Setup of run 1:
==> flow/design.v (excerpt) <==
module URP_PCIE_RX_DATA_LINK_LAYER (
    input   logic                   clk,
    input   logic                   rst_n,
    input   logic   [267:0]         tlp_data_i,  
    input   logic                   tlp_data_valid_i,  
    output  logic                   tlp_data_ready_o,  
    output  logic   [31:0]          dllp_o,  
    output  logic                   dllp_valid_o,  
    input   logic                   dllp_read_i,  
    output  logic   [223:0]         tlp_data_o,  
    output  logic                   tlp_data_valid_o,  
    input   logic                   tlp_data_ready_i  
);
For scale: about 2,900 cells after synthesis, ~530 I/O pins, about 37,000 µm² of cells after synthesis.
clock: 27.2 ns
lec_check: 0
cap_margin: 15
core_margin: 2
core_utilization: 71
cts_cluster_size: 60
max_routing_layer: met4
place_density: 0.66
slew_margin: 20
run.sh (not shown) runs the stock make flow with config.mk's settings and CLKGATE_MAP_FILE=.
Run 1: aborted in global routing (5_1_grt) (tool error)
Input changes introduced in run 2 (baseline for comparison: run 1):
Settings: changing CAP_MARGIN from 15 to 20; removing CTS_CLUSTER_SIZE (formerly 60); removing PLACE_DENSITY (formerly 0.66); changing CORE_UTILIZATION from 71 to 53; removing MAX_ROUTING_LAYER (formerly met4); setting HOLD_SLACK_MARGIN to 0.05 for the first time; changing the clock period (ns, I/O delays scaled along) from 27.2 to 29.0.
## What came out
Run 2: all stages complete, timing, DRC and antenna checks passed
Run 2 vs run 1 — die span in x climbed by more than 10%
Taking run 1 as the reference, in run 2 area of the die up 33%, row count rose 13, post-synthesis sequential area ratio roughly the same, instance tally after logic synthesis was more or less identical, number of setup buffers added after CTS lower.
Status: count of placed standard cells including taps parity (run 2, run 1)
> inputs changed (run 2 -> run 3)
Settings: a deleted HOLD_SLACK_MARGIN that had been 0.05; a change of CORE_UTILIZATION from 53 to 58; a change of the clock period (ns, I/O delays scaled along) from 29.0 to 15.9.
Findings:
Flow for run 3 halted at global routing (5_1_grt), error code GRT-0116. Diff run 2 -> run 3: floorplan row count now smaller, number of synthesized flops with an enable pin ~0 delta, share of the core filled by cells before placement +4.9 points, overall die width lower.
Setup changes, run 3 to run 4
Settings: an added SETUP_SLACK_MARGIN of 4.25; a change of CORE_UTILIZATION from 58 to 46.
### Flow results
Although run 4 finished all stages, its layout failed final checks on negative setup slack. Going from run 3 to run 4, number of buffers added by the clock tree synthesis step grew by more than 10%. Run 4 against run 3: area of the core picked up an extra 26%, minimum setup slack after placement comparable, number of instances resized during post-cts repair now sits lower, total cells reported by yosys after synthesis level. Compare run 4 and run 3 | final RePlAce weighted congestion higher: run 3. Against run 3, run 4 reports a die area that is higher.


== red ==
Starting RTL as in the previous note.
// URP_PCIE_RX_DATA_LINK_LAYER
module URP_PCIE_RX_DATA_LINK_LAYER (
    input   logic                   clk,
    input   logic                   rst_n,
    input   logic   [267:0]         tlp_data_i,  
    input   logic                   tlp_data_valid_i,  
    output  logic                   tlp_data_ready_o,  
    output  logic   [31:0]          dllp_o,  
    output  logic                   dllp_valid_o,  
    input   logic                   dllp_read_i,  
    output  logic   [223:0]         tlp_data_o,  
    output  logic                   tlp_data_valid_o,  
    input   logic                   tlp_data_ready_i  
);
Settings: LEC_CHECK=0, CAP_MARGIN=20, CORE_MARGIN=2, CORE_UTILIZATION=64, CTS_CLUSTER_SIZE=99, SLEW_MARGIN=20, TNS_END_PERCENT=25; clock period 33.7 ns.
red | status: complete | timing, DRC, antenna: pass
For blue, these inputs were changed with respect to red:
- CORE_UTILIZATION: 64 -> 53
- HOLD_SLACK_MARGIN: unset -> 0.05
- PLACE_DENSITY: unset -> 0.54
- ABC_AREA: unset -> 1
- CTS_CLUSTER_SIZE: 99 -> unset
- TNS_END_PERCENT: 25 -> unset
- the clock period (ns, I/O delays scaled along): 33.7 -> 29.0
blue ended up with a lower fraction of area in registers than red did. blue vs red, post-cts sizing count went up by 480. As of blue, routed wirelength normalized by instance count had fallen by more than 10% compared to red. Delta (blue minus red): clock-buffer cell count has increased; area of all placed cells without fillers increased by 38% relative to the old numbers; first-iteration DRC count higher; number of signal-net buffers in the layout went up. Lower area fraction in mux cells among red and blue: blue. blue — met3 routed wirelength 2600 um higher, red as reference. Status blue: flow complete, layout not clean - negative setup slack. Route | blue vs red | wire longer in blue. The run showing the greater number of global-route vias before repair is blue.
--- input diff blue..green ---
- CORE_UTILIZATION: 53 -> 40
- HOLD_SLACK_MARGIN: 0.05 -> unset
- ABC_AREA: 1 -> unset
- PLACE_DENSITY: 0.54 -> unset
- the clock period (ns, I/O delays scaled along): 29.0 -> 28.6
## What came out
green has completed all stages; timing, DRC and antenna checks passed. Against blue as the reference, green delivers a lower met1 capacity usage during global routing. Row final instance count without filler cells: green lower / blue higher. The total of fill cells in the finished design in blue is 0.42 times that in green. Utilization of the core after routing (higher): blue. green vs. blue: share of the synthesized netlist area taken by xor and xnor gates has increased; period utilization now smaller.
[inputs] orange vs green
- CORE_UTILIZATION now 57, was 40
- the clock period (ns, I/O delays scaled along) now 19.2, was 28.6
## What came out
Of green and orange, only green finishes the flow clean. Although orange finished all stages, its layout failed final checks on negative setup slack. From green to orange the numbers moved as follows: worst-case hold slack rose by 0.0066 ns, number of setup violations in the final report moved up, mapped cell area comparable.
Relative to orange, the following input files were edited for purple:
- CORE_UTILIZATION: 57 -> 58
- CTS_CLUSTER_SIZE: unset -> 35
- SETUP_SLACK_MARGIN: unset -> 4.55
- the clock period (ns, I/O delays scaled along): 19.2 -> 15.9
## What came out
orange completed end to end; final checks failed (negative setup slack).
purple did not finish: a tool error stopped it during 5_1_grt.
Re post-cts hold buffer count: no difference whatsoever between orange and purple.
Diff orange -> purple: final weighted congestion of routability-driven global placement grew by about 1.7%, setup slack after placement decreased by 2.15 ns relative to the old numbers.
Area after detailed placement was lower in the run labelled orange.
In purple, the initial core utilization came out 0.53 points above the value in orange.
From orange to purple the numbers moved as follows: die area dropped 1100 um^2; synthesized cell count barely changed; placed cell count climbed 55; fraction of the mapped netlist area in simple logic gates barely changed.
Number of buffers inserted by post-CTS setup repair, purple and orange: higher on purple
